==> run.sh <==
#!/bin/bash
# the make line also repeats each setting of config.mk as NAME=value (left out here)
make -C /OpenROAD-flow-scripts/flow DESIGN_CONFIG=/design/flow/config.mk WORK_HOME=/design/flow/orfs CLKGATE_MAP_FILE= finish
==> constraint.sdc <==
create_clock -name core_clock -period 7.28 [get_ports {clk}]
set_input_delay 1.4560 -clock core_clock [delete_from_list [all_inputs] [get_ports {clk}]]
set_output_delay 1.4560 -clock core_clock [all_outputs]
set_load 0.01 [all_outputs]
==> config.mk <==
export PLATFORM = sky130hd
export DESIGN_NAME = cpu
export DESIGN_NICKNAME = cpu
export VERILOG_FILES = /design/flow/design.v
export SDC_FILE = /design/flow/constraint.sdc
export NUM_CORES = 4
export LEC_CHECK = 0
export ABC_AREA = 0
export CAP_MARGIN = 20
export CELL_PAD_IN_SITES_DETAIL_PLACEMENT = 1
export CELL_PAD_IN_SITES_GLOBAL_PLACEMENT = 1
export CORE_MARGIN = 2
export CORE_UTILIZATION = 22
export CTS_CLUSTER_SIZE = 37
export HOLD_SLACK_MARGIN = 0.25
export MAX_ROUTING_LAYER = met5
export MIN_ROUTING_LAYER = met1
export PLACE_DENSITY = 0.91
export SETUP_SLACK_MARGIN = 1.34
export SLEW_MARGIN = 20
export TNS_END_PERCENT = 65
==> design.v <==
module dummydecoder(
    input [31:0] instr,       
    output reg [5:0] op,      
    output reg [4:0] rs1,     
    output reg [4:0] rs2,     
    output reg [4:0] rd,      
    input  [31:0] r_rv2,      
    output reg [31:0] rv2,    
    output reg we             
);
    always @* begin
        case({instr[14:12], instr[6:0]})
            10'b0000010011 : begin op = 0; rv2 = {{20{instr[31]}},instr[31:20]}; we = 1;end			 
            10'b0100010011 : begin op = 1; rv2 = {{20{instr[31]}},instr[31:20]}; we = 1;end			 
            10'b0110010011 : begin op = 2; rv2 = {{20{instr[31]}},instr[31:20]}; we = 1;end			 
            10'b1000010011 : begin op = 3; rv2 = {{20{instr[31]}},instr[31:20]}; we = 1;end			 
            10'b1100010011 : begin op = 4; rv2 = {{20{instr[31]}},instr[31:20]}; we = 1;end			 
            10'b1110010011 : begin op = 5; rv2 = {{20{instr[31]}},instr[31:20]}; we = 1;end			 
            10'b0010010011 : begin op = 6; rv2 = {{20{instr[31]}},instr[31:20]}; we = 1;end			 
            10'b1010010011 : begin op = instr[30] ? 8 : 7;  rv2 = instr[24:20]; we = 1;end	 
            10'b0000110011 : begin op = instr[30] ? 10 : 9; rv2 = r_rv2; we = 1;end	 
		    10'b0010110011 : begin op = 11; rv2 = r_rv2; we = 1;end			    
		    10'b0100110011 : begin op = 12; rv2 = r_rv2; we = 1;end			    
		    10'b0110110011 : begin op = 13; rv2 = r_rv2; we = 1;end			    
		    10'b1000110011 : begin op = 14; rv2 = r_rv2; we = 1;end			    
            10'b1010110011 : begin op = instr[30] ? 16 : 15; rv2 = r_rv2; we = 1;end	 
		    10'b1100110011 : begin op = 17; rv2 = r_rv2; we = 1;end			    
		    10'b1110110011 : begin op = 18; rv2 = r_rv2; we = 1;end			    
            10'b0000000011 : begin op = 19; rv2 = r_rv2; we = 1;end             
            10'b0010000011 : begin op = 20; rv2 = r_rv2; we = 1;end             
            10'b0100000011 : begin op = 21; rv2 = r_rv2; we = 1;end             
            10'b1000000011 : begin op = 22; rv2 = r_rv2; we = 1;end             
            10'b1010000011 : begin op = 23; rv2 = r_rv2; we = 1;end             
            10'b0000100011 : begin op = 24; rv2 = r_rv2; we = 0;end             
            10'b0010100011 : begin op = 25; rv2 = r_rv2; we = 0;end             
            10'b0100100011 : begin op = 26; rv2 = r_rv2; we = 0;end             
            10'b0001100011 : begin op = 31; rv2 = r_rv2; we = 0;end             
            10'b0011100011 : begin op = 32; rv2 = r_rv2; we = 0;end             
            10'b1001100011 : begin op = 33; rv2 = r_rv2; we = 0;end             
            10'b1011100011 : begin op = 34; rv2 = r_rv2; we = 0;end             
            10'b1101100011 : begin op = 35; rv2 = r_rv2; we = 0;end             
            10'b1111100011 : begin op = 36; rv2 = r_rv2; we = 0;end             
            10'b0001100111 : begin op = 30; rv2 = r_rv2; we = 1;end             
            default:begin
                 case (instr[6:0])
            7'b1101111 : begin op = 29; rv2 = r_rv2; we = 1;end             
            7'b0110111 : begin op = 27; rv2 = r_rv2; we = 1;end             
            7'b0010111 : begin op = 28; rv2 = r_rv2; we = 1;end             
                     default:begin op = 0; we = 0;rv2=r_rv2; end
        endcase
            end
	endcase
     rs1 = instr [19:15];
     rs2 = instr [24:20];
     rd  = instr [11:7];
    end
endmodule
module alu32(
    input [5:0] op,       
    input [31:0] rv1,     
    input [31:0] rv2,     
    output reg [31:0] rvout,   
    input [31:0] drdata,
    output reg [31:0] dwdata,
    output reg [3:0] dwe,
    input [31:0] daddr,
    input [31:0] iaddr,
    input [31:0] instr
);
    always @* begin
        case(op)
            0 : begin rvout = rv1 + rv2; dwe = 0; dwdata = 0; end   
            1 : begin rvout = $signed(rv1) < $signed(rv2); dwe = 0; dwdata = 0;end  
            2 : begin rvout = rv1 < rv2; dwe = 0; dwdata = 0;end  
            3 : begin rvout = rv1 ^ rv2; dwe = 0; dwdata = 0;end  
            4 : begin rvout = rv1 | rv2; dwe = 0; dwdata = 0;end  
            5 : begin rvout = rv1 & rv2; dwe = 0; dwdata = 0;end  
            6 : begin rvout = rv1 << rv2[4:0]; dwe = 0; dwdata = 0;end  
            7 : begin rvout = rv1 >> rv2[4:0]; dwe = 0; dwdata = 0;end  
            8 : begin rvout = $signed(rv1) >>> rv2[4:0]; dwe = 0; dwdata = 0;end  
            9 : begin rvout = rv1 + rv2; dwe = 0; dwdata = 0;end  
            10: begin rvout = rv1 - rv2; dwe = 0; dwdata = 0;end  
            11: begin rvout = rv1 << rv2[4:0]; dwe = 0; dwdata = 0;end  
            12: begin rvout = $signed(rv1) < $signed(rv2); dwe = 0; dwdata = 0;end  
            13: begin rvout = rv1 < rv2; dwe = 0; dwdata = 0;end  
            14: begin rvout = rv1 ^ rv2; dwe = 0; dwdata = 0;end  
            15: begin rvout = rv1 >> rv2[4:0]; dwe = 0; dwdata = 0;end  
            16: begin rvout = $signed(rv1) >>> rv2[4:0]; dwe = 0; dwdata = 0;end  
            17: begin rvout = rv1 | rv2; dwe = 0; dwdata = 0;end  
            18: begin rvout = rv1 & rv2; dwe = 0; dwdata = 0;end  
            19 : begin dwe = 0;dwdata = 0;            
            case (daddr[1:0])
                2'b00: rvout = {{24{drdata[7]}}, drdata[7:0]};    
                2'b01: rvout = {{24{drdata[15]}}, drdata[15:8]};  
                2'b10: rvout = {{24{drdata[23]}}, drdata[23:16]};
                2'b11: rvout = {{24{drdata[31]}}, drdata[31:24]};
                default : rvout = {{24{drdata[7]}}, drdata[7:0]};
            endcase
                end                                                      
            20 : begin  dwe = 0; dwdata = 0;
                case (daddr[1:0])
                    2'b00: rvout = {{16{drdata[15]}}, drdata[15:0]};
                    2'b10: rvout = {{16{drdata[31]}}, drdata[31:16]};
                    default : rvout = {{16{drdata[15]}}, drdata[15:0]};
                endcase
                end                                                      
            21 : begin rvout = drdata; dwe = 0; dwdata = 0; end                          
            22 : begin dwe = 0;dwdata = 0; 
                case (daddr[1:0])
                    2'b00: rvout = {{24{1'b0}}, drdata[7:0]};
                    2'b01: rvout = {{24{1'b0}}, drdata[15:8]};
                    2'b10: rvout = {{24{1'b0}}, drdata[23:16]};
                    2'b11: rvout = {{24{1'b0}}, drdata[31:24]};
                    default : rvout = {{24{1'b0}}, drdata[7:0]};
                endcase
                end                                                      
            23 : begin dwe = 0; dwdata = 0; 
                case (daddr[1:0])
                    2'b00: rvout = {{16{1'b0}}, drdata[15:0]};
                    2'b10: rvout = {{16{1'b0}}, drdata[31:16]};
                    default : rvout = {{16{1'b0}}, drdata[15:0]};
                endcase
                end                                                     
            24 : begin dwdata = {4{rv2[7:0]}}; rvout = 0;
                case(daddr[1:0])
                    2'b00: dwe = 4'b0001;         
                    2'b01: dwe = 4'b0010;         
                    2'b10: dwe = 4'b0100;         
                    2'b11: dwe = 4'b1000;         
                    default : dwe = 4'b0001; 
                endcase 
            end                                                             
            25 : begin dwdata = {2{rv2[15:0]}}; rvout = 0;
                case(daddr[1:0])
                    2'b00: dwe = 4'b0011;        
                    2'b10: dwe = 4'b1100;
                    default : dwe = 4'b0011;
                endcase
            end                                                              
            26 : begin dwdata = rv2; dwe = 4'b1111; rvout = 0; end                      
            27: begin rvout = {instr[31:12],{12{1'b0}}}; dwe = 0; dwdata = 0;end  
            28: begin rvout = iaddr + {instr[31:12],{12{1'b0}}}; dwe = 0; dwdata = 0;end  
            29: begin rvout = iaddr +4; dwe = 0; dwdata = 0;end  
            30: begin rvout = iaddr +4; dwe = 0; dwdata = 0;end  
            31: begin dwe = 0; dwdata = 0; rvout = 0; end       
            32: begin dwe = 0; rvout = 0; dwdata = 0; end  
            33: begin dwe = 0; rvout = 0; dwdata = 0; end  
            34: begin dwe = 0; rvout = 0; dwdata = 0; end  
            35: begin dwe = 0; rvout = 0; dwdata = 0; end  
            36: begin dwe = 0; rvout = 0; dwdata = 0; end  
            default : begin rvout =0; dwe = 0; dwdata = 0; end 
        endcase
    end
endmodule
module regfile(
    input [4:0] rs1,      
    input [4:0] rs2,      
    input [4:0] rd,       
    input we,             
    input [31:0] wdata,   
    output reg [31:0] rv1,    
    output reg [31:0] rv2,    
    input clk,             
    input [5:0] op,
    input [31:0] instr,
    output reg [31:0] daddr,
    input [31:0] iaddr
);
    reg [31:0] memory [0:31];
    always @* begin
        rv1 = (rs1 == 0) ? 32'd0 : memory[rs1];
        rv2 = (rs2 == 0) ? 32'd0 : memory[rs2];
        case(op)
            19,20,21,22,
            23: daddr = rv1 + {{20{instr[31]}},instr[31:20]};
            24,25,
            26: daddr = rv1 + {{ 20{instr[31]}},instr[31:25],instr[11:7]};
            default : daddr = 0;   
        endcase 
    end
    always @(posedge clk) begin   
        if(we == 1 & rd!= 0) begin
            memory[rd] <= wdata;
         end
    end
endmodule
module cpu (
    input clk, 
    input reset,
    output reg [31:0] iaddr,
    input [31:0] idata,
    output reg [31:0] daddr,
    input [31:0] drdata,
    output reg [31:0] dwdata,
    output reg [3:0] dwe
);
    wire [31:0] daddr1, dwdata1;  
    wire [3:0] dwe1;
    wire [5:0] op;
    wire [31:0] rv1, rv2, rvout, r_rv2, wdata;
    wire [4:0] rs1, rs2, rd;
    wire we;
    alu32 u1(
        .op(op),
        .rv1(rv1),            
        .rv2(rv2),
        .rvout(rvout),
        .drdata(drdata),      
        .dwdata(dwdata1),     
        .dwe(dwe1),
        .daddr(daddr1),
        .iaddr(iaddr),
        .instr(idata)
    );
    regfile u2(
        .rs1(rs1),
        .rs2(rs2),
        .rd(rd),
        .we(we),
        .wdata(rvout),
        .rv1(rv1),
        .rv2(r_rv2),
        .clk(clk),
        .op(op),
        .instr(idata),
        .daddr(daddr1)
    );
    dummydecoder u3(
        .instr(idata),
        .op(op),
        .rs1(rs1),
        .rs2(rs2),
        .rd(rd),
        .r_rv2(r_rv2),
        .rv2(rv2),
        .we(we)
    );
    always @* begin
        if (reset) begin
           daddr = 0;
           dwdata = 0;
           dwe = 0;
        end
        else begin
           daddr = daddr1;
           dwdata = dwdata1;
           dwe = dwe1;
        end
    end
    wire [31:0] imm_j = {{12{idata[31]}},idata[19:12],idata[20],idata[30:21],1'b0};
    wire [31:0] imm_b = {{20{idata[31]}},idata[7],idata[30:25],idata[11:8],1'b0};
    wire [31:0] jalr_t = rv1 + {{20{idata[31]}},idata[31:20]};
    reg  [31:0] pc_next;
    always @* begin  
        case(op)
            29 : pc_next = iaddr + imm_j;  
            30 : pc_next = {jalr_t[31:1], 1'b0};  
            31 : pc_next = (rv1 == rv2) ? iaddr + imm_b : iaddr + 4;  
            32 : pc_next = (rv1 != rv2) ? iaddr + imm_b : iaddr + 4;  
            33 : pc_next = ($signed(rv1) < $signed(rv2)) ? iaddr + imm_b : iaddr + 4;  
            34 : pc_next = ($signed(rv1) >= $signed(rv2)) ? iaddr + imm_b : iaddr + 4;  
            35 : pc_next = (rv1 < rv2) ? iaddr + imm_b : iaddr + 4;  
            36 : pc_next = (rv1 >= rv2) ? iaddr + imm_b : iaddr + 4;  
            default : pc_next = iaddr + 4;
        endcase
    end       
    always @(posedge clk) begin  
        if (reset) begin
            iaddr <= 0;
        end else begin
            iaddr <= pc_next;
        end
    end
endmodule
==> results of run 1 <==
-- per-stage QoR --
stage	power (mW)	setup TNS [ns]	util (%)
after CTS	20.7	0	29.7
after global placement	14.2	-333.13	27.2
after detailed placement	14.4	-367.67	27.3
final	22.0	-33.79	30.7
after floorplan	10.7	-4.95	-
after global routing	22.2	-13.63	30.7
-- per-layer routing --
| layer | up-vias | part of all wire, % | GRT usage (%) |
|---|---|---|---|
| li1 | 24100 | - | - |
| met1 | 33156 | 33 | 29.1 |
| met5 | - | 0.16 | 0.297 |
| met4 | 38 | 11 | 21.2 |
| met3 | 2886 | 14 | 8.94 |
| met2 | 7471 | 42 | 38.7 |
-- area by class of cell --
class	instances	area [sq um]
Antenna cell	18	45.0
Timing Repair Buffer	1576	15600
Clock inverter	69	693
Clock buffer	128	2780
Multi-Input combinational cell	3765	37200
Tap cell	3978	4980
Inverter	138	557
Sequential cell	1055	31400
Fill cell	32834	210000
-- what timing repair did --
action | in CTS | in global routing
endpoints found under the setup margin | 1123 | 1123
gates cloned | 20 | 15
setup buffers | 152 | 76
pin swaps | 155 | 133
hold endpoints to repair | 0 | 0
gates resized | 612 | 429
==> summary.rpt, run 1 <==
RUN METRICS
----------------------------------------------------
[Floorplan]
  Die H ........................ between 500 and 600 um
  Area enclosed by the die boundary ........................ 0.310 sq mm
  Die width ........................ 557 um
  Rows ........................ 202
  Core outline area ........................ 0.303 sq mm
  Number of top-level pins ........................ 166
  Core utilization before placement ........................ approximately 22%

[Hold path]
  Hold_sp ........................ iaddr[1]$_SDFFE_PP0P_
  Hold path cells ........................ 2
  Hold-critical path endpoint ........................ iaddr[1]$_SDFFE_PP0P_
  Worst hold path class ........................ register to register

[Power]
  Switching pwr ........................ roughly 8 mW
  Clock-net power ........................ 6.00 mW
  Power share of the clock group ........................ 27.3%
  Power per cell area ........................ 236 mW/mm^2
  Internal power contribution ........................ 13.8 mW
  Combinational Power Share ........................ 38.1%
  Fraction of power spent switching nets ........................ 37.2%
  Combinational power ........................ 8.38 mW
  Leakage dissipation ........................ about 33 nW
  Maximum vdd drop ........................ 0.236 mV
  Relative contribution of sequential cells to total power ........................ 34.6%
  Biggest consumer ........................ combinational cells
  Power in sequential cells ........................ 7.60 mW

[Setup path]
  Cell repeated most along the worst path ........................ sky130_fd_sc_hd__buf_4
  Arrival time at the worst endpoint ........................ ~6.3 ns
  Classification of the worst setup path ........................ input pin to primary output
  Peak per-stage delay on the critical path ........................ 0.97 ns
  Crit path capture type ........................ primary output
  Slowest cell on the critical path ........................ sky130_fd_sc_hd__mux2i_1
  Endpoint of the most critical register-to-register path ........................ u2.memory[13][31]$_DFFE_PP_
  Critical Path Source Type ........................ input pin
  Required time worst endpoint ........................ between 5 and 6 ns
  Buffers & Inverters on Critical Path ........................ 7
  Worst Reg-to-Reg Cells ........................ 23
  Critical Path Sink ........................ daddr[31]
  Ordered cell list for the critical path ........................ buf_12, buf_16, buf_4, mux2i_1, o22ai_1, or3_1, a21oi_1, nor4_4, buf_4, ha_1, and3_1, a211oi_2, buf_4, o21ai_1, xor2_1, o22ai_1, buf_4, buf_6
  Cell count along the critical path ........................ 18
  Family with the most delay on the worst path ........................ buffers and inverters
  Worst setup path startpoint ........................ idata[16]
  Largest driver fanout on the critical path ........................ 11
  FF-to-FF Start ........................ u2.memory[21][30]$_DFFE_PP_
  Register-to-register path setup slack ........................ 0.40 ns

[Outcome]
  Layout violations .......................... negative setup slack
  Status ........................ complete, but fails checks

[Synthesis]
  Number of instances in the synthesized netlist ........................ 5,329
  Simple Share, Synth ........................ 8.45%
  Total of flip-flops plus latches after synthesis ........................ 1,055
  Area fraction of the dominant cell type after synthesis ........................ 45.8%
  Most instantiated cells after synthesis ........................ sky130_fd_sc_hd__edfxtp_1, sky130_fd_sc_hd__mux4_2, sky130_fd_sc_hd__a21oi_1, sky130_fd_sc_hd__nor2_1, sky130_fd_sc_hd__nand2_1
  Number of enable flip-flop cells ........................ 1,024
  Cell types with the largest area share after synthesis ........................ sky130_fd_sc_hd__edfxtp_1, sky130_fd_sc_hd__mux4_2, sky130_fd_sc_hd__mux2i_1
  Top flip-flop cell by instance count after synthesis ........................ sky130_fd_sc_hd__edfxtp_1
  Per-instance average area after synthesis ........................ 12.6 sq um
  Yosys stat area ........................ 0.0672 sq mm
  Yosys adder share ........................ 3.72%
  Leading cell type by number of instances after synthesis ........................ sky130_fd_sc_hd__edfxtp_1
  Xor/xnor cell area share of the yosys netlist ........................ approximately 1.8%
  Multiplexer share of the synthesized area ........................ 22.0%
  # Cells Yosys ........................ 5,329
  Post-synthesis sequential area ratio ........................ 46.7%
  Dominant kind of combinational cell ........................ multiplexers
  Netlist area before placement ........................ 0.0672 sq mm
  Yosys aoi share ........................ 13.8%
  Synth area leader ........................ sky130_fd_sc_hd__edfxtp_1
  Count of warnings emitted by yosys ........................ 4
  Post-synth cell types ........................ 101
  Async set or reset register ratio after synthesis ........................ 0%

[Timing]
  Final-report hold violation count ........................ 0
  Clock skew ........................ 0.0939 ns
  Max Slew Vio Count ........................ 0
  Number of setup violations in the final report ........................ roughly 200
  Final critical-path share of the clock period ........................ 107%
  Hold_ws ........................ 0.827 ns
  Final critical delay including setup and external delays ........................ 7.76 ns
  Headroom to the max-slew limit ........................ 2.79%
  Final worst slack ........................ -0.480 ns
  Setup repair after global routing missed its margin ........................ yes
  Slew at the pin closest to its max-slew limit ........................ between 1 and 1.5 ns
  Highest achievable clock rate ........................ 0.129 GHz

[Place]
  HPWL after detailed placement ........................ 268 mm
  Placed Instance Area ........................ around 0.083 sq mm
  Worst slack at placement ........................ -1.34 ns
  Port Buffers ........................ approximately 160
  Number of instances in the placed design ........................ slightly above 10,000
  Final Wtd Congestion ........................ 1.03

[Detailed routing]
  DRC errors left ........................ 0
  Vias ........................ ~68,000
  Total Wirelength ........................ 437 mm
  Detailed Routing Iterations Pass 1 ........................ 9
  Post-route antenna net violation count ........................ 0
  Number of DRC markers after the initial detailed-route iteration ........................ 12,184
  Wire per inst ........................ 40.8 um
  Average via count per standard cell ........................ 6.31

[Clocking]
  Deepest level of the CTS H-tree ........................ 3
  Clock transition at the registers of the reported paths ........................ around 0.080 ns
  Clk Tree Root Cell ........................ sky130_fd_sc_hd__clkbuf_16
  Deepest clock path buffer count ........................ 3
  CTS Buf Count ........................ 108
  Hold Buf Count CTS ........................ 0
  CTS tree ........................ yes
  Clock sink count ........................ ~1,100
  Clock Latency Late Sink ........................ 0.84 ns

[Flow run]
  Tally of OpenROAD warnings ........................ ~95
  Max-cap check violation count ........................ 0

[Global routing]
  Number of antenna violations at the first check in global routing ........................ 34
  Via count of the first global-routing pass ........................ between 60,000 and 70,000
  Remaining Overflow, GRT ........................ 0
  All-layer global routing usage ........................ 25.6%
  First-pass GRT wire length ........................ 556 mm
  Maximum number of pins on one net before global-route repair ........................ 52

[Cells and area]
  Total number of nets in the final design ........................ roughly 6,900
  Non-Filler Cell Area, Final ........................ 0.0933 sq mm
  Number of non-filler instances in the completed layout ........................ 10,727
  Area Overhead vs Synth ........................ 38.8%

----------------------------------------------------
==> run 2, diff against run 1 <==
ABC_AREA = default   (was 0)
CAP_MARGIN = 15   (was 20)
CELL_PAD_IN_SITES_DETAIL_PLACEMENT = default   (was 1)
CELL_PAD_IN_SITES_GLOBAL_PLACEMENT = 2   (was 1)
CORE_MARGIN = 6   (was 2)
CORE_UTILIZATION = 50   (was 22)
CTS_CLUSTER_SIZE = default   (was 37)
HOLD_SLACK_MARGIN = 0.3   (was 0.25)
MAX_ROUTING_LAYER = default   (was met5)
MIN_ROUTING_LAYER = default   (was met1)
PLACE_DENSITY = 0.9   (was 0.91)
SETUP_SLACK_MARGIN = default   (was 1.34)
SLEW_MARGIN = 15   (was 20)
TNS_END_PERCENT = 80   (was 65)
clock period = 11.0 ns   (was 7.28 ns; I/O delays follow)
==> run 2 against run 1 <==
  * Now clean on timing, DRC and antenna
  * First-iteration DRC count shrank 25%
  * Combinational power shrank 58%
  * Wire length shrank 34%
  * Area after synthesis is the same
==> summary.rpt, run 2 <==
RUN METRICS
----------------------------------------------------
[Outcome]
  Status ........................ timing/DRC/antenna clean

[Hold path]
  Hold_sp ........................ iaddr[2]$_SDFF_PP0_
  Worst hold path class ........................ register to register
  Hold-critical path endpoint ........................ iaddr[2]$_SDFF_PP0_
  Hold path cells ........................ 3

[Power]
  Combinational Power Share ........................ between 20 and 30%
  Switching pwr ........................ 4.08 mW
  Maximum vdd drop ........................ 0.162 mV
  Relative contribution of sequential cells to total power ........................ 41.7%
  Power share of the clock group ........................ 29.4%
  Clock-net power ........................ 3.54 mW
  Biggest consumer ........................ registers
  Power after layout ........................ 12.0 mW
  Power in sequential cells ........................ 5.03 mW
  Internal power contribution ........................ 7.97 mW
  Fraction of power spent switching nets ........................ 33.9%
  Leakage dissipation ........................ 25.9 nW
  Power per cell area ........................ between 150 and 200 mW/mm^2
  Combinational power ........................ 3.48 mW

[Clocking]
  Clock Latency Late Sink ........................ 0.75 ns
  Clock sink count ........................ 1,055
  Clock transition at the registers of the reported paths ........................ 0.06 ns
  Hold Buf Count CTS ........................ 0
  Deepest level of the CTS H-tree ........................ 3
  CTS tree ........................ yes
  CTS Buf Count ........................ 106
  Post-cts repair resize count ........................ 0
  Post-CTS setup-driven buffer insertion count ........................ 0
  Clk Tree Root Cell ........................ sky130_fd_sc_hd__clkbuf_16
  Deepest clock path buffer count ........................ 3

[Setup path]
  Required time worst endpoint ........................ 8.80 ns
  Register-to-register path setup slack ........................ 3.57 ns
  Classification of the worst setup path ........................ input pin to primary output
  Critical Path Source Type ........................ input pin
  Endpoint of the most critical register-to-register path ........................ u2.memory[18][27]$_DFFE_PP_
  Worst Reg-to-Reg Cells ........................ 21
  Buffers & Inverters on Critical Path ........................ 3
  Arrival time at the worst endpoint ........................ 8.18 ns
  Crit path capture type ........................ primary output
  Peak per-stage delay on the critical path ........................ about 0.86 ns
  Cell count along the critical path ........................ 15
  Critical Path Sink ........................ daddr[21]
  Largest driver fanout on the critical path ........................ between 50 and 60
  Ordered cell list for the critical path ........................ buf_8, buf_4, mux4_2, mux2_2, a2111oi_0, nor3_2, ha_1, nand4_1, nor3_1, a21o_1, a31oi_1, xnor2_1, nand2_1, o21ai_0, clkdlybuf4s50_1
  FF-to-FF Start ........................ u2.memory[19][1]$_DFFE_PP_
  Worst setup path startpoint ........................ idata[15]
  Family with the most delay on the worst path ........................ buffers and inverters
  Slowest cell on the critical path ........................ sky130_fd_sc_hd__a2111oi_0

[Cells and area]
  Total number of nets in the final design ........................ between 5,000 and 6,000
  Non-Filler Cell Area, Final ........................ 0.0752 sq mm
  Final core area utilization ........................ 56.8%
  Area Overhead vs Synth ........................ 12.0%

[Synthesis]
  Async set or reset register ratio after synthesis ........................ 0%
  Per-instance average area after synthesis ........................ 12.6 sq um
  Top flip-flop cell by instance count after synthesis ........................ sky130_fd_sc_hd__edfxtp_1
  Yosys stat area ........................ 0.0672 sq mm
  Dominant kind of combinational cell ........................ multiplexers
  Total of flip-flops plus latches after synthesis ........................ 1,055
  Number of enable flip-flop cells ........................ 1,024
  Post-synthesis sequential area ratio ........................ a little under half
  Post-synth cell types ........................ 101
  Simple Share, Synth ........................ 8.45%
  Leading cell type by number of instances after synthesis ........................ sky130_fd_sc_hd__edfxtp_1
  Cell types with the largest area share after synthesis ........................ sky130_fd_sc_hd__edfxtp_1, sky130_fd_sc_hd__mux4_2, sky130_fd_sc_hd__mux2i_1
  Multiplexer share of the synthesized area ........................ between 20 and 25%
  # Cells Yosys ........................ 5,329
  Xor/xnor cell area share of the yosys netlist ........................ approximately 1.8%
  Yosys aoi share ........................ 13.8%
  Netlist area before placement ........................ 0.0672 sq mm
  Count of warnings emitted by yosys ........................ 4
  Area fraction of the dominant cell type after synthesis ........................ 45.8%
  Number of instances in the synthesized netlist ........................ 5,329
  Yosys adder share ........................ 3.72%
  Most instantiated cells after synthesis ........................ sky130_fd_sc_hd__edfxtp_1, sky130_fd_sc_hd__mux4_2, sky130_fd_sc_hd__a21oi_1, sky130_fd_sc_hd__nor2_1, sky130_fd_sc_hd__nand2_1
  Synth area leader ........................ sky130_fd_sc_hd__edfxtp_1

[Place]
  Final Wtd Congestion ........................ 1.10
  HPWL after detailed placement ........................ 197 mm
  Placed Instance Area ........................ 0.0718 sq mm
  Port Buffers ........................ 164

[Flow run]
  Max-cap check violation count ........................ 0
  Tally of OpenROAD warnings ........................ 92

[Timing]
  Number of setup violations in the final report ........................ 0
  Final critical delay including setup and external delays ........................ 10.38 ns
  Clock skew ........................ 0.0419 ns
  Headroom to the max-slew limit ........................ 7.86%
  Sum Neg Setup Slack ........................ 0 ns
  Final-report hold violation count ........................ 0
  Highest achievable clock rate ........................ 0.0964 GHz
  Slew at the pin closest to its max-slew limit ........................ around 1.4 ns
  Setup repair after global routing missed its margin ........................ no
  Max Slew Vio Count ........................ 0
  Final critical-path share of the clock period ........................ 94.3%

[Global routing]
  Maximum number of pins on one net before global-route repair ........................ ~70
  Number of antenna violations at the first check in global routing ........................ 13
  Remaining Overflow, GRT ........................ 0
  Via count of the first global-routing pass ........................ ~53,000
  All-layer global routing usage ........................ 39.0%
  First-pass GRT wire length ........................ 399 mm

[Detailed routing]
  Number of DRC markers after the initial detailed-route iteration ........................ 9,119
  Average via count per standard cell ........................ 7.46
  Post-route antenna net violation count ........................ 0
  Routed wire length on met3 ........................ roughly 37 mm
  Total length of routed met2 wires ........................ ~130 mm
  Wire per inst ........................ 39.3 um
  Detailed Routing Iterations Pass 1 ........................ 9
  Total Wirelength ........................ roughly 290 mm
  Vias ........................ 54,668
  Max layer used ........................ met5
  DRC errors left ........................ 0
  Wire length on met1 ........................ about 100 mm

[Floorplan]
  Die width ........................ 379 um
  Die H ........................ 379 um
  Area enclosed by the die boundary ........................ roughly 0.14 sq mm
  Number of top-level pins ........................ about 170
  Core utilization before placement ........................ 50.8%
  Core outline area ........................ approximately 0.13 sq mm
  Rows ........................ 133

----------------------------------------------------
## run 2: cell type report
| cell class | instances | area [sq um] |
|---|---|---|
| Antenna cell | 5 | 12.5 |
| Multi-Input combinational cell | 3765 | 34000 |
| Timing Repair Buffer | 422 | 3740 |
| Clock buffer | 124 | 2740 |
| Clock inverter | 65 | 609 |
| Inverter | 138 | 523 |
| Sequential cell | 1055 | 31400 |
| Tap cell | 1755 | 2200 |
| Fill cell | 10725 | 57100 |
## run 2: through the flow
stage	setup slack [ns]	instances	hold WS, ns
CTS	0.744	7323	0.758
global route	0.348	7324	0.789
detailed placement	0.761	7134	0.746
floorplan	1.97	5361	0.616
finish	0.623	7329	0.755
global placement	0.826	7134	0.739
## run 2: per-layer routing
layer / track usage [%] / up-vias
met5: 0 / -
met4: 26.7 / 6
met3: 10.4 / 1039
met2: 58.9 / 4618
met1: 49.2 / 27242
li1: - / 21763
==> run 3, diff against run 2 <==
ABC_AREA = 0   (was default)
CAP_MARGIN = 20   (was 15)
CELL_PAD_IN_SITES_GLOBAL_PLACEMENT = 0   (was 2)
CORE_ASPECT_RATIO = 1.03   (was default)
CORE_MARGIN = 2   (was 6)
CORE_UTILIZATION = 72   (was 50)
CTS_CLUSTER_SIZE = 37   (was default)
HOLD_SLACK_MARGIN = 0.28   (was 0.3)
MAX_ROUTING_LAYER = met5   (was default)
MIN_ROUTING_LAYER = met1   (was default)
PLACE_DENSITY = default   (was 0.9)
PLACE_DENSITY_LB_ADDON = 0.0   (was default)
SETUP_SLACK_MARGIN = 1.01   (was default)
SLEW_MARGIN = 20   (was 15)
TNS_END_PERCENT = 65   (was 80)
clock period = 3.62 ns   (was 11.0 ns; I/O delays follow)
==> run 3 against run 2 <==
  * The run now fails in detailed placement (3_5_place_dp)
  * Die size down 33%
  * Area after synthesis unchanged
  * Synthesized cell count unchanged
==> summary.rpt, run 3 <==
FLOW METRICS REPORT
----------------------------------------------------
[Outcome]
  Status ........................ did not finish
  Stage reached ........................ detailed placement (3_5_place_dp)
  Stop Error ........................ [ERROR DPL-0033] detailed placement checks failed during check placement.

[Synthesis]
  Area fraction of the dominant cell type after synthesis ........................ 45.8%
  Post-synthesis sequential area ratio ........................ 46.7%
  Per-instance average area after synthesis ........................ 12.6 sq um
  Top flip-flop cell by instance count after synthesis ........................ sky130_fd_sc_hd__edfxtp_1
  Yosys adder share ........................ 3.72%
  Yosys stat area ........................ 0.0672 sq mm
  Leading cell type by number of instances after synthesis ........................ sky130_fd_sc_hd__edfxtp_1
  Total of flip-flops plus latches after synthesis ........................ 1,055
  Post-synth cell types ........................ 101
  Async set or reset register ratio after synthesis ........................ 0%
  Netlist area before placement ........................ 0.0672 sq mm
  # Cells Yosys ........................ 5,329
  Number of instances in the synthesized netlist ........................ 5,329
  Simple Share, Synth ........................ 8.45%
  Multiplexer share of the synthesized area ........................ 22.0%
  Number of enable flip-flop cells ........................ approximately 1,000
  Synth area leader ........................ sky130_fd_sc_hd__edfxtp_1
  Xor/xnor cell area share of the yosys netlist ........................ 1.80%
  Dominant kind of combinational cell ........................ multiplexers
  Count of warnings emitted by yosys ........................ 4
  Most instantiated cells after synthesis ........................ sky130_fd_sc_hd__edfxtp_1, sky130_fd_sc_hd__mux4_2, sky130_fd_sc_hd__a21oi_1, sky130_fd_sc_hd__nor2_1, sky130_fd_sc_hd__nand2_1
  Cell types with the largest area share after synthesis ........................ sky130_fd_sc_hd__edfxtp_1, sky130_fd_sc_hd__mux4_2, sky130_fd_sc_hd__mux2i_1
  Yosys aoi share ........................ 13.8%

[Floorplan]
  Core outline area ........................ 0.0923 sq mm
  Area enclosed by the die boundary ........................ about 0.096 sq mm
  Die width ........................ 305 um
  Rows ........................ 113
  Number of top-level pins ........................ roughly 170
  Die H ........................ 314 um
  Core utilization before placement ........................ roughly 73%

[Place]
  Final Wtd Congestion ........................ roughly 1.4
  Port Buffers ........................ 164

----------------------------------------------------
[run 3: stage by stage]
step | setup slack [ns] | power, mW | area [sq um] | hold WS [ns] | setup TNS, ns
2_1_floorplan | -3.01 | 21.4 | 67600 | 0.616 | -2869.38
3_3_place_gp | -3.16 | 27.5 | 82800 | 0.662 | -2944.71
==> run 4, diff against run 3 <==
ABC_AREA = default   (was 0)
CELL_PAD_IN_SITES_GLOBAL_PLACEMENT = default   (was 0)
CORE_ASPECT_RATIO = default   (was 1.03)
CORE_UTILIZATION = 58   (was 72)
CTS_CLUSTER_SIZE = 38   (was 37)
HOLD_SLACK_MARGIN = default   (was 0.28)
MAX_ROUTING_LAYER = default   (was met5)
MIN_ROUTING_LAYER = default   (was met1)
PLACE_DENSITY_LB_ADDON = default   (was 0.0)
SETUP_SLACK_MARGIN = -0.32   (was 1.01)
TNS_END_PERCENT = default   (was 65)
clock period = 5.87 ns   (was 3.62 ns; I/O delays follow)
==> run 4 against run 3 <==
  * Die size increased by 24%
  * Synthesized cell count unchanged
  * The flow stops in global routing (5_1_grt)
  * Area after synthesis unchanged
==> summary.rpt, run 4 <==
FLOW METRICS REPORT
----------------------------------------------------
[Clocking]
  Clock sink count ........................ ~1,100
  CTS Buf Count ........................ 101
  Deepest level of the CTS H-tree ........................ 3
  Deepest clock path buffer count ........................ 3
  Hold Buf Count CTS ........................ 0
  Clk Tree Root Cell ........................ sky130_fd_sc_hd__clkbuf_16

[Synthesis]
  Most instantiated cells after synthesis ........................ sky130_fd_sc_hd__edfxtp_1, sky130_fd_sc_hd__mux4_2, sky130_fd_sc_hd__a21oi_1, sky130_fd_sc_hd__nor2_1, sky130_fd_sc_hd__nand2_1
  Yosys adder share ........................ 3.72%
  Async set or reset register ratio after synthesis ........................ 0%
  Simple Share, Synth ........................ ~8.4%
  Post-synthesis sequential area ratio ........................ between 40% and 50%
  Yosys stat area ........................ roughly 0.067 sq mm
  Synth area leader ........................ sky130_fd_sc_hd__edfxtp_1
  Xor/xnor cell area share of the yosys netlist ........................ 1.80%
  Top flip-flop cell by instance count after synthesis ........................ sky130_fd_sc_hd__edfxtp_1
  # Cells Yosys ........................ 5,329
  Area fraction of the dominant cell type after synthesis ........................ 45.8%
  Multiplexer share of the synthesized area ........................ 22.0%
  Cell types with the largest area share after synthesis ........................ sky130_fd_sc_hd__edfxtp_1, sky130_fd_sc_hd__mux4_2, sky130_fd_sc_hd__mux2i_1
  Number of instances in the synthesized netlist ........................ around 5,300
  Dominant kind of combinational cell ........................ multiplexers
  Leading cell type by number of instances after synthesis ........................ sky130_fd_sc_hd__edfxtp_1
  Total of flip-flops plus latches after synthesis ........................ 1,055
  Number of enable flip-flop cells ........................ around 1,000
  Post-synth cell types ........................ 101
  Count of warnings emitted by yosys ........................ 4
  Yosys aoi share ........................ 13.8%
  Per-instance average area after synthesis ........................ 12.6 sq um
  Netlist area before placement ........................ ~0.067 sq mm

[Floorplan]
  Core utilization before placement ........................ 58.6%
  Rows ........................ 124
  Die H ........................ 344 um
  Die width ........................ 344 um
  Number of top-level pins ........................ 166
  Area enclosed by the die boundary ........................ between 0.1 and 0.15 sq mm
  Core outline area ........................ ~0.11 sq mm

[Outcome]
  Stop Error ........................ [ERROR GRT-0232] Routing congestion too high. Check the congestion heatmap in the GUI.
  Stage reached ........................ global routing (5_1_grt)
  Status ........................ did not finish

[Global routing]
  Remaining Overflow, GRT ........................ between 150 and 200
  All-layer global routing usage ........................ 84.3%

[Place]
  HPWL after detailed placement ........................ 242 mm
  Port Buffers ........................ 164
  Number of instances in the placed design ........................ 7,963
  Final Wtd Congestion ........................ 1.12

----------------------------------------------------
run 4: layer usage:
metal | global-route usage [%] | GRT overflow
met4 | 81.6 | 64
met5 | 58.1 | 2
met1 | 85.1 | 18
met3 | 75.7 | 25
met2 | 94.2 | 74
run 4: repair_timing:
action / CTS
setup buffers: 174
pin swaps: 172
endpoints found under the setup margin: 815
gates resized: 698
cloned: 24
run 4: through the flow:
step / cell area (sq um) / total power, mW / hold slack [ns] / setup WS, ns / util, %
4_1_cts: 88900 / 25.3 / 0.768 / -0.593 / 77.6
3_5_place_dp: 80800 / 17.6 / 0.746 / -2.22 / 70.4
3_3_place_gp: 80800 / 17.4 / 0.749 / -2.20 / 70.4
2_1_floorplan: 67600 / 13.2 / 0.616 / -1.21 / -
==> run 5, diff against run 4 <==
CORE_UTILIZATION = 38   (was 58)
CTS_CLUSTER_SIZE = default   (was 38)
PLACE_DENSITY = 0.6   (was default)
SETUP_SLACK_MARGIN = default   (was -0.32)
clock period = 12.0 ns   (was 5.87 ns; I/O delays follow)
==> run 5 against run 4 <==
  * The run now finishes clean
  * Die size grew 52%
  * Synthesized cell count is the same
  * Area after synthesis is the same
==> summary.rpt, run 5 <==
RUN METRICS
----------------------------------------------------
[Timing]
  Final-report hold violation count ........................ 0
  Max Slew Vio Count ........................ 0
  Sum Neg Setup Slack ........................ 0 ns
  Highest achievable clock rate ........................ 0.0905 GHz
  Slew at the pin closest to its max-slew limit ........................ 1.16 ns
  Final critical delay including setup and external delays ........................ 11.05 ns
  Headroom to the max-slew limit ........................ about 23%
  Setup repair after global routing missed its margin ........................ no
  Clock skew ........................ 0.0438 ns
  Final critical-path share of the clock period ........................ 92.1%
  Hold_ws ........................ around 0.76 ns
  Number of setup violations in the final report ........................ 0

[Setup path]
  Critical Path Sink ........................ daddr[28]
  Buffers & Inverters on Critical Path ........................ 4
  Required time worst endpoint ........................ roughly 9.6 ns
  Classification of the worst setup path ........................ input pin to primary output
  Worst Reg-to-Reg Cells ........................ 19
  Cell repeated most along the worst path ........................ sky130_fd_sc_hd__o21ai_0
  Worst setup path startpoint ........................ idata[15]
  Peak per-stage delay on the critical path ........................ 0.62 ns
  Ordered cell list for the critical path ........................ buf_8, buf_4, mux2_2, a221oi_1, a21oi_1, o2111ai_1, inv_1, ha_1, o21ai_0, a21boi_0, o21ai_0, nand2b_1, a21o_1, a21oi_1, o21ai_0, a31oi_1, o22ai_1, mux2_2, clkdlybuf4s50_1
  Endpoint of the most critical register-to-register path ........................ iaddr[17]$_SDFF_PP0_
  Largest driver fanout on the critical path ........................ around 58
  FF-to-FF Start ........................ u2.memory[21][8]$_DFFE_PP_
  Arrival time at the worst endpoint ........................ approximately 8.7 ns
  Critical Path Source Type ........................ input pin
  Register-to-register path setup slack ........................ 4.54 ns
  Cell count along the critical path ........................ 19
  Slowest cell on the critical path ........................ sky130_fd_sc_hd__o2111ai_1
  Family with the most delay on the worst path ........................ AND-OR/OR-AND gates
  Crit path capture type ........................ primary output

[Synthesis]
  Yosys adder share ........................ roughly 3.7%
  Post-synth cell types ........................ 101
  Netlist area before placement ........................ 0.0672 sq mm
  Most instantiated cells after synthesis ........................ sky130_fd_sc_hd__edfxtp_1, sky130_fd_sc_hd__mux4_2, sky130_fd_sc_hd__a21oi_1, sky130_fd_sc_hd__nor2_1, sky130_fd_sc_hd__nand2_1
  Xor/xnor cell area share of the yosys netlist ........................ 1.80%
  Multiplexer share of the synthesized area ........................ 22.0%
  Per-instance average area after synthesis ........................ 12.6 sq um
  Total of flip-flops plus latches after synthesis ........................ around 1,100
  Area fraction of the dominant cell type after synthesis ........................ 45.8%
  Yosys stat area ........................ ~0.067 sq mm
  Simple Share, Synth ........................ approximately 8.4%
  Number of enable flip-flop cells ........................ 1,024
  Number of instances in the synthesized netlist ........................ 5,329
  Cell types with the largest area share after synthesis ........................ sky130_fd_sc_hd__edfxtp_1, sky130_fd_sc_hd__mux4_2, sky130_fd_sc_hd__mux2i_1
  Yosys aoi share ........................ 13.8%
  Synth area leader ........................ sky130_fd_sc_hd__edfxtp_1
  Count of warnings emitted by yosys ........................ 4
  Async set or reset register ratio after synthesis ........................ 0%
  Top flip-flop cell by instance count after synthesis ........................ sky130_fd_sc_hd__edfxtp_1
  Post-synthesis sequential area ratio ........................ about 47%
  Dominant kind of combinational cell ........................ multiplexers
  Leading cell type by number of instances after synthesis ........................ sky130_fd_sc_hd__edfxtp_1
  # Cells Yosys ........................ 5,329

[Outcome]
  Status ........................ timing/DRC/antenna clean

[Clocking]
  Clock Latency Late Sink ........................ 0.78 ns
  Post-cts repair resize count ........................ 0
  Post-CTS setup-driven buffer insertion count ........................ 0
  CTS Buf Count ........................ 110
  Deepest level of the CTS H-tree ........................ 3
  Deepest clock path buffer count ........................ 3
  Clock sink count ........................ 1,055
  Clock transition at the registers of the reported paths ........................ 0.06 ns
  Clk Tree Root Cell ........................ sky130_fd_sc_hd__clkbuf_16
  CTS tree ........................ yes
  Hold Buf Count CTS ........................ 0

[Global routing]
  Number of antenna violations at the first check in global routing ........................ 19
  All-layer global routing usage ........................ 32.2%
  Remaining Overflow, GRT ........................ 0
  Maximum number of pins on one net before global-route repair ........................ 71
  First-pass GRT wire length ........................ 409 mm
  Via count of the first global-routing pass ........................ 51,356

[Flow run]
  Max-cap check violation count ........................ 0
  Tally of OpenROAD warnings ........................ 92

[Detailed routing]
  Number of DRC markers after the initial detailed-route iteration ........................ roughly 8,000
  Total Wirelength ........................ 296 mm
  DRC errors left ........................ 0
  Wire per inst ........................ 37.5 um
  Vias ........................ between 50,000 and 60,000
  Average via count per standard cell ........................ ~6.8
  Post-route antenna net violation count ........................ 0
  Detailed Routing Iterations Pass 1 ........................ 6

[Floorplan]
  Core outline area ........................ 0.176 sq mm
  Die width ........................ approximately 420 um
  Die H ........................ 424 um
  Core utilization before placement ........................ 38.2%
  Number of top-level pins ........................ 166
  Area enclosed by the die boundary ........................ 0.180 sq mm
  Rows ........................ 154

[Power]
  Switching pwr ........................ 3.72 mW
  Power share of the clock group ........................ 30.5%
  Power per cell area ........................ 147 mW/mm^2
  Combinational power ........................ 3.14 mW
  Relative contribution of sequential cells to total power ........................ 41.3%
  Leakage dissipation ........................ 25.9 nW
  Maximum vdd drop ........................ 0.114 mV
  Fraction of power spent switching nets ........................ 33.4%
  Internal power contribution ........................ 7.43 mW
  Combinational Power Share ........................ 28.2%
  Biggest consumer ........................ registers
  Clock-net power ........................ 3.40 mW
  Power in sequential cells ........................ 4.61 mW

[Hold path]
  Hold-critical path endpoint ........................ iaddr[1]$_SDFFE_PP0P_
  Worst hold path class ........................ register to register
  Hold_sp ........................ iaddr[1]$_SDFFE_PP0P_
  Hold path cells ........................ 2

[Cells and area]
  Total number of nets in the final design ........................ approximately 5,700
  Area Overhead vs Synth ........................ 13.2%

[Place]
  HPWL after detailed placement ........................ 204 mm
  Port Buffers ........................ 164
  Final Wtd Congestion ........................ 1.04

----------------------------------------------------
## run 5: layout make-up
| type | count | area (sq um) |
|---|---|---|
| inverters | 138 | 526 |
| multi-input cells | 3765 | 34000 |
| diodes | 7 | 17.5 |
| fillers | 16054 | 99900 |
| clock inverters | 65 | 678 |
| clock buffers | 138 | 2880 |
| flip-flops and latches | 1055 | 31400 |
| repair buffers | 402 | 3610 |
| well taps | 2340 | 2930 |
## run 5: metrics by stage
| step | worst slack, ns | utilization [%] | instance area, sq um | total power, mW | std cells |
|---|---|---|---|---|---|
| floorplan | 2.57 | - | 67300 | 6.44 | 5361 |
| global placement | 1.16 | 41.2 | 72400 | 7.71 | 7699 |
| detailed placement | 1.08 | 41.2 | 72500 | 7.72 | 7700 |
| CTS | 1.05 | 43.2 | 76000 | 11.1 | 7903 |
| global route | 0.616 | 43.2 | 76000 | 11.5 | 7903 |
| finish | 0.949 | 43.2 | 76000 | 11.1 | 7910 |
## run 5: routing by layer
layer / GRT usage (%) / routed length, um / vias up
li1: - / - / 21769
met1: 43.6 / 118000 / 27676
met2: 49.4 / 132000 / 3475
met3: 7.27 / 30600 / 659
met4: 14.7 / 15500 / 12
met5: 0 / 71 / -
==> run 6, diff against run 5 <==
CORE_UTILIZATION = 57   (was 38)
CTS_CLUSTER_SIZE = 50   (was default)
SETUP_SLACK_MARGIN = 0.89   (was default)
clock period = 7.13 ns   (was 12.0 ns; I/O delays follow)
==> run 6 against run 5 <==
  * The flow now stops in global routing (5_1_grt)
  * Area after synthesis stayed put
  * Synthesized cell count stayed put
  * Die size is 33% lower
==> summary.rpt, run 6 <==
FLOW METRICS REPORT
----------------------------------------------------
[Synthesis]
  Number of enable flip-flop cells ........................ 1,024
  # Cells Yosys ........................ roughly 5,300
  Number of instances in the synthesized netlist ........................ 5,329
  Leading cell type by number of instances after synthesis ........................ sky130_fd_sc_hd__edfxtp_1
  Multiplexer share of the synthesized area ........................ between 20% and 30%
  Per-instance average area after synthesis ........................ ~13 sq um
  Async set or reset register ratio after synthesis ........................ 0%
  Top flip-flop cell by instance count after synthesis ........................ sky130_fd_sc_hd__edfxtp_1
  Post-synth cell types ........................ 101
  Area fraction of the dominant cell type after synthesis ........................ 45.8%
  Count of warnings emitted by yosys ........................ 4
  Total of flip-flops plus latches after synthesis ........................ 1,055
  Synth area leader ........................ sky130_fd_sc_hd__edfxtp_1
  Dominant kind of combinational cell ........................ multiplexers
  Yosys aoi share ........................ 13.8%
  Most instantiated cells after synthesis ........................ sky130_fd_sc_hd__edfxtp_1, sky130_fd_sc_hd__mux4_2, sky130_fd_sc_hd__a21oi_1, sky130_fd_sc_hd__nor2_1, sky130_fd_sc_hd__nand2_1
  Post-synthesis sequential area ratio ........................ between 40% and 50%
  Xor/xnor cell area share of the yosys netlist ........................ 1.80%
  Yosys stat area ........................ 0.0672 sq mm
  Yosys adder share ........................ about 3.7%
  Simple Share, Synth ........................ 8.45%
  Cell types with the largest area share after synthesis ........................ sky130_fd_sc_hd__edfxtp_1, sky130_fd_sc_hd__mux4_2, sky130_fd_sc_hd__mux2i_1
  Netlist area before placement ........................ roughly 0.067 sq mm

[Place]
  Worst slack at placement ........................ -1.01 ns
  Placed Instance Area ........................ 0.0787 sq mm
  Port Buffers ........................ between 150 and 200
  Final Wtd Congestion ........................ 1.11
  HPWL after detailed placement ........................ about 230 mm

[Outcome]
  Status ........................ did not finish
  Stage reached ........................ global routing (5_1_grt)

[Floorplan]
  Area enclosed by the die boundary ........................ about 0.12 sq mm
  Core outline area ........................ 0.117 sq mm
  Number of top-level pins ........................ 166
  Core utilization before placement ........................ 57.7%
  Die width ........................ 347 um
  Die H ........................ about 350 um
  Rows ........................ approximately 130

[Clocking]
  Deepest clock path buffer count ........................ 3
  Hold Buf Count CTS ........................ 0
  Deepest level of the CTS H-tree ........................ 3
  Clock sink count ........................ 1,055
  CTS Buf Count ........................ 103
  Clk Tree Root Cell ........................ sky130_fd_sc_hd__clkbuf_16

----------------------------------------------------
## run 6: timing repair
| action | CTS |
|---|---|
| pin swaps | 215 |
| gates cloned | 14 |
| endpoints found under the hold margin | 0 |
| setup endpoints to repair | 934 |
| resized | 738 |
| buffers inserted | 128 |
## run 6: per-stage QoR
stage / cells / TNS (ns) / total power, mW
after floorplan: 5361 / -24.35 / 10.9
after global placement: 7700 / -328.49 / 14.1
after detailed placement: 7700 / -377.47 / 14.2
after CTS: 8031 / -0.0341 / 20.7
==> run 7, diff against run 6 <==
ABC_AREA = 0   (was default)
CELL_PAD_IN_SITES_GLOBAL_PLACEMENT = 1   (was default)
CORE_UTILIZATION = 54   (was 57)
CTS_CLUSTER_DIAMETER = 29   (was default)
CTS_CLUSTER_SIZE = 37   (was 50)
HOLD_SLACK_MARGIN = 0.28   (was default)
MAX_ROUTING_LAYER = met5   (was default)
MIN_ROUTING_LAYER = met1   (was default)
PLACE_DENSITY = default   (was 0.6)
SETUP_SLACK_MARGIN = 1.34   (was 0.89)
TNS_END_PERCENT = 65   (was default)
clock period = 7.83 ns   (was 7.13 ns; I/O delays follow)
==> run 7 against run 6 <==
  * The flow again stops in global routing (5_1_grt)
  * Synthesized cell count did not move
  * Die size rose by 5.5%
  * Area after synthesis did not move
==> summary.rpt, run 7 <==
FLOW METRICS REPORT
----------------------------------------------------
[Synthesis]
  Cell types with the largest area share after synthesis ........................ sky130_fd_sc_hd__edfxtp_1, sky130_fd_sc_hd__mux4_2, sky130_fd_sc_hd__mux2i_1
  Total of flip-flops plus latches after synthesis ........................ 1,055
  Post-synthesis sequential area ratio ........................ 46.7%
  # Cells Yosys ........................ 5,329
  Async set or reset register ratio after synthesis ........................ 0%
  Leading cell type by number of instances after synthesis ........................ sky130_fd_sc_hd__edfxtp_1
  Per-instance average area after synthesis ........................ 12.6 sq um
  Multiplexer share of the synthesized area ........................ 22.0%
  Simple Share, Synth ........................ 8.45%
  Netlist area before placement ........................ 0.0672 sq mm
  Dominant kind of combinational cell ........................ multiplexers
  Xor/xnor cell area share of the yosys netlist ........................ around 1.8%
  Top flip-flop cell by instance count after synthesis ........................ sky130_fd_sc_hd__edfxtp_1
  Area fraction of the dominant cell type after synthesis ........................ between 40 and 50%
  Count of warnings emitted by yosys ........................ 4
  Yosys aoi share ........................ 13.8%
  Yosys adder share ........................ 3.72%
  Post-synth cell types ........................ 101
  Most instantiated cells after synthesis ........................ sky130_fd_sc_hd__edfxtp_1, sky130_fd_sc_hd__mux4_2, sky130_fd_sc_hd__a21oi_1, sky130_fd_sc_hd__nor2_1, sky130_fd_sc_hd__nand2_1
  Number of enable flip-flop cells ........................ 1,024
  Synth area leader ........................ sky130_fd_sc_hd__edfxtp_1
  Number of instances in the synthesized netlist ........................ 5,329
  Yosys stat area ........................ 0.0672 sq mm

[Clocking]
  CTS Buf Count ........................ 199
  Clock sink count ........................ approximately 1,100
  Deepest level of the CTS H-tree ........................ 4
  Deepest clock path buffer count ........................ 3
  Clk Tree Root Cell ........................ sky130_fd_sc_hd__clkbuf_16

[Floorplan]
  Number of top-level pins ........................ around 170
  Core outline area ........................ 0.124 sq mm
  Die H ........................ 357 um
  Area enclosed by the die boundary ........................ 0.127 sq mm
  Rows ........................ between 100 and 150
  Core utilization before placement ........................ 54.3%
  Die width ........................ 357 um

[Place]
  Worst slack at placement ........................ -0.334 ns
  Final Wtd Congestion ........................ 1.10
  HPWL after detailed placement ........................ 222 mm
  Port Buffers ........................ 164

[Global routing]
  Remaining Overflow, GRT ........................ 5
  All-layer global routing usage ........................ roughly four fifths

[Outcome]
  Status ........................ did not finish
  Stage reached ........................ global routing (5_1_grt)
  Stop Error ........................ [ERROR GRT-0232] Routing congestion too high. Check the congestion heatmap in the GUI.

----------------------------------------------------
## run 7: repair_timing
item                                    CTS
buffers inserted                        121
cloned                                   16
pin swaps                               119
endpoints found under the setup margin  733
endpoints found under the hold margin     0
hold buffers                              0
resized                                 507
## run 7: metrics by stage
| step | std cells | instance area (sq um) |
|---|---|---|
| CTS | 8169 | 88200 |
| global placement | 7655 | 77500 |
| detailed placement | 7655 | 77500 |
| floorplan | 5361 | 67600 |
## run 7: per-layer routing
layer / GRT overflow / global-route usage (%)
met5: 0 / 43.5
met4: 4 / 74.6
met3: 0 / 68.1
met2: 1 / 91.5
met1: 0 / 79.1
==> run 8, diff against run 7 <==
CTS_CLUSTER_DIAMETER = default   (was 29)
SETUP_SLACK_MARGIN = -0.59   (was 1.34)
clock period = 6.04 ns   (was 7.83 ns; I/O delays follow)
==> run 8 against run 7 <==
  * The flow again stops in global routing (5_1_grt)
  * Synthesized cell count unchanged
  * Area after synthesis is the same
  * Die size unchanged
==> summary.rpt, run 8 <==
FLOW METRICS REPORT
----------------------------------------------------
[Floorplan]
  Die H ........................ 357 um
  Die width ........................ ~360 um
  Rows ........................ 129
  Core outline area ........................ 0.124 sq mm
  Core utilization before placement ........................ 54.3%
  Number of top-level pins ........................ 166
  Area enclosed by the die boundary ........................ 0.127 sq mm

[Place]
  Port Buffers ........................ 164
  Placed Instance Area ........................ 0.0816 sq mm
  HPWL after detailed placement ........................ approximately 230 mm
  Final Wtd Congestion ........................ 1.09
  Number of instances in the placed design ........................ just over 8,000

[Outcome]
  Stage reached ........................ global routing (5_1_grt)
  Status ........................ did not finish

[Synthesis]
  Number of instances in the synthesized netlist ........................ ~5,300
  Post-synthesis sequential area ratio ........................ 46.7%
  Async set or reset register ratio after synthesis ........................ 0%
  Post-synth cell types ........................ 101
  Total of flip-flops plus latches after synthesis ........................ 1,055
  Leading cell type by number of instances after synthesis ........................ sky130_fd_sc_hd__edfxtp_1
  Cell types with the largest area share after synthesis ........................ sky130_fd_sc_hd__edfxtp_1, sky130_fd_sc_hd__mux4_2, sky130_fd_sc_hd__mux2i_1
  Most instantiated cells after synthesis ........................ sky130_fd_sc_hd__edfxtp_1, sky130_fd_sc_hd__mux4_2, sky130_fd_sc_hd__a21oi_1, sky130_fd_sc_hd__nor2_1, sky130_fd_sc_hd__nand2_1
  Synth area leader ........................ sky130_fd_sc_hd__edfxtp_1
  Yosys stat area ........................ 0.0672 sq mm
  Count of warnings emitted by yosys ........................ 4
  Number of enable flip-flop cells ........................ 1,024
  Top flip-flop cell by instance count after synthesis ........................ sky130_fd_sc_hd__edfxtp_1
  Yosys aoi share ........................ 13.8%
  Netlist area before placement ........................ 0.0672 sq mm
  Multiplexer share of the synthesized area ........................ 22.0%
  Simple Share, Synth ........................ 8.45%
  Yosys adder share ........................ about 3.7%
  Dominant kind of combinational cell ........................ multiplexers
  Area fraction of the dominant cell type after synthesis ........................ 45.8%
  Per-instance average area after synthesis ........................ 12.6 sq um
  # Cells Yosys ........................ 5,329
  Xor/xnor cell area share of the yosys netlist ........................ 1.80%

[Clocking]
  Clock sink count ........................ 1,055
  Deepest level of the CTS H-tree ........................ 3
  Clk Tree Root Cell ........................ sky130_fd_sc_hd__clkbuf_16
  Deepest clock path buffer count ........................ 3
  CTS Buf Count ........................ 102
  Hold Buf Count CTS ........................ 0

----------------------------------------------------
[run 8: timing repair]
action,in CTS
endpoints found under the setup margin,452
cloned,15
pin swaps,64
gates resized,323
buffers inserted,78
[run 8: metrics by stage]
step | worst slack [ns] | hold WS [ns]
CTS | -0.598 | 0.690
detailed placement | -1.79 | 0.674
global placement | -1.70 | 0.658
floorplan | -1.07 | 0.616
==> run 9, diff against run 8 <==
CELL_PAD_IN_SITES_GLOBAL_PLACEMENT = 0   (was 1)
CORE_ASPECT_RATIO = 1.03   (was default)
CORE_UTILIZATION = 72   (was 54)
CTS_CLUSTER_DIAMETER = 91   (was default)
PLACE_DENSITY_LB_ADDON = 0.0   (was default)
SETUP_SLACK_MARGIN = -0.2   (was -0.59)
clock period = 3.26 ns   (was 6.04 ns; I/O delays follow)
==> run 9 against run 8 <==
  * The flow stops in detailed placement (3_5_place_dp)
  * Area after synthesis is the same
  * Die size fell by 25%
  * Synthesized cell count did not move
==> summary.rpt, run 9 <==
FLOW METRICS REPORT
----------------------------------------------------
[Floorplan]
  Core utilization before placement ........................ between 70% and 80%
  Die width ........................ just over 300 um
  Number of top-level pins ........................ ~170
  Rows ........................ 113
  Die H ........................ 314 um
  Area enclosed by the die boundary ........................ roughly 0.096 sq mm
  Core outline area ........................ about 0.092 sq mm

[Synthesis]
  Most instantiated cells after synthesis ........................ sky130_fd_sc_hd__edfxtp_1, sky130_fd_sc_hd__mux4_2, sky130_fd_sc_hd__a21oi_1, sky130_fd_sc_hd__nor2_1, sky130_fd_sc_hd__nand2_1
  Leading cell type by number of instances after synthesis ........................ sky130_fd_sc_hd__edfxtp_1
  Yosys stat area ........................ 0.0672 sq mm
  Number of enable flip-flop cells ........................ 1,024
  Per-instance average area after synthesis ........................ about 13 sq um
  Multiplexer share of the synthesized area ........................ 22.0%
  Xor/xnor cell area share of the yosys netlist ........................ 1.80%
  Synth area leader ........................ sky130_fd_sc_hd__edfxtp_1
  Yosys aoi share ........................ 13.8%
  # Cells Yosys ........................ around 5,300
  Yosys adder share ........................ 3.72%
  Simple Share, Synth ........................ 8.45%
  Netlist area before placement ........................ 0.0672 sq mm
  Number of instances in the synthesized netlist ........................ between 5,000 and 6,000
  Cell types with the largest area share after synthesis ........................ sky130_fd_sc_hd__edfxtp_1, sky130_fd_sc_hd__mux4_2, sky130_fd_sc_hd__mux2i_1
  Area fraction of the dominant cell type after synthesis ........................ around 46%
  Top flip-flop cell by instance count after synthesis ........................ sky130_fd_sc_hd__edfxtp_1
  Post-synth cell types ........................ 101
  Total of flip-flops plus latches after synthesis ........................ 1,055
  Dominant kind of combinational cell ........................ multiplexers
  Post-synthesis sequential area ratio ........................ 46.7%
  Count of warnings emitted by yosys ........................ 4
  Async set or reset register ratio after synthesis ........................ 0%

[Place]
  Port Buffers ........................ 164
  Final Wtd Congestion ........................ 1.38

[Outcome]
  Stop Error ........................ [ERROR DPL-0033] detailed placement checks failed during check placement.
  Stage reached ........................ detailed placement (3_5_place_dp)
  Status ........................ did not finish

----------------------------------------------------
-- run 9: metrics by stage --
step	cell area, sq um	cells	worst slack [ns]	hold WS, ns	TNS, ns
global placement	82900	7942	-3.57	0.661	-3986.67
floorplan	67600	5361	-3.29	0.616	-3473.57
==> run 10, diff against run 9 <==
CAP_MARGIN = 15   (was 20)
CELL_PAD_IN_SITES_GLOBAL_PLACEMENT = 1   (was 0)
CORE_ASPECT_RATIO = default   (was 1.03)
CORE_UTILIZATION = 56   (was 72)
CTS_CLUSTER_DIAMETER = 339   (was 91)
HOLD_SLACK_MARGIN = -0.1   (was 0.28)
PLACE_DENSITY_LB_ADDON = default   (was 0.0)
SETUP_SLACK_MARGIN = 1.34   (was -0.2)
TNS_END_PERCENT = 35   (was 65)
clock period = 5.88 ns   (was 3.26 ns; I/O delays follow)
==> run 10 against run 9 <==
  * The run fails in global routing (5_1_grt)
  * Die size increased by 28%
  * Synthesized cell count unchanged
  * Area after synthesis unchanged
==> summary.rpt, run 10 <==
FLOW METRICS REPORT
----------------------------------------------------
[Synthesis]
  Async set or reset register ratio after synthesis ........................ 0%
  Top flip-flop cell by instance count after synthesis ........................ sky130_fd_sc_hd__edfxtp_1
  Area fraction of the dominant cell type after synthesis ........................ 45.8%
  Yosys aoi share ........................ around 14%
  Most instantiated cells after synthesis ........................ sky130_fd_sc_hd__edfxtp_1, sky130_fd_sc_hd__mux4_2, sky130_fd_sc_hd__a21oi_1, sky130_fd_sc_hd__nor2_1, sky130_fd_sc_hd__nand2_1
  Post-synth cell types ........................ 101
  # Cells Yosys ........................ 5,329
  Per-instance average area after synthesis ........................ 12.6 sq um
  Leading cell type by number of instances after synthesis ........................ sky130_fd_sc_hd__edfxtp_1
  Cell types with the largest area share after synthesis ........................ sky130_fd_sc_hd__edfxtp_1, sky130_fd_sc_hd__mux4_2, sky130_fd_sc_hd__mux2i_1
  Xor/xnor cell area share of the yosys netlist ........................ 1.80%
  Multiplexer share of the synthesized area ........................ 22.0%
  Simple Share, Synth ........................ 8.45%
  Number of enable flip-flop cells ........................ 1,024
  Total of flip-flops plus latches after synthesis ........................ 1,055
  Post-synthesis sequential area ratio ........................ 46.7%
  Yosys adder share ........................ 3.72%
  Count of warnings emitted by yosys ........................ 4
  Netlist area before placement ........................ between 0.06 and 0.07 sq mm
  Yosys stat area ........................ ~0.067 sq mm
  Dominant kind of combinational cell ........................ multiplexers
  Synth area leader ........................ sky130_fd_sc_hd__edfxtp_1
  Number of instances in the synthesized netlist ........................ ~5,300

[Floorplan]
  Number of top-level pins ........................ 166
  Core outline area ........................ about 0.12 sq mm
  Die H ........................ 350 um
  Die width ........................ 350 um
  Area enclosed by the die boundary ........................ between 0.1 and 0.15 sq mm
  Core utilization before placement ........................ 56.2%
  Rows ........................ 127

[Clocking]
  Deepest level of the CTS H-tree ........................ 2
  Deepest clock path buffer count ........................ 3
  Clock sink count ........................ ~1,100
  CTS Buf Count ........................ 34
  Clk Tree Root Cell ........................ sky130_fd_sc_hd__clkbuf_16

[Global routing]
  All-layer global routing usage ........................ 73.1%
  Remaining Overflow, GRT ........................ 7

[Outcome]
  Stop Error ........................ [ERROR GRT-0232] Routing congestion too high. Check the congestion heatmap in the GUI.
  Stage reached ........................ global routing (5_1_grt)
  Status ........................ did not finish

[Place]
  Port Buffers ........................ 164
  Final Wtd Congestion ........................ 1.10
  HPWL after detailed placement ........................ 239 mm
  Number of instances in the placed design ........................ 8,164

----------------------------------------------------
-- run 10: what timing repair did --
item / 4_1_cts
resized: 898
pin swaps: 241
buffers inserted: 241
cloned: 23
endpoints found under the setup margin: 1123
hold buffers: 0
-- run 10: stage by stage --
| stage | cell area (sq um) | worst slack [ns] | hold slack (ns) |
|---|---|---|---|
| after CTS | 89000 | -0.533 | 0.791 |
| after detailed placement | 82000 | -2.02 | 0.755 |
| after global placement | 82000 | -1.94 | 0.761 |
| after floorplan | 67600 | -1.20 | 0.616 |
-- run 10: per-layer routing --
metal / GRT overflow / GRT usage, %
met1: 0 / 74.2
met2: 1 / 88.8
met3: 5 / 57.2
met4: 1 / 70.4
met5: 0 / 38.1
Power is estimated from default activity; no workload was simulated.
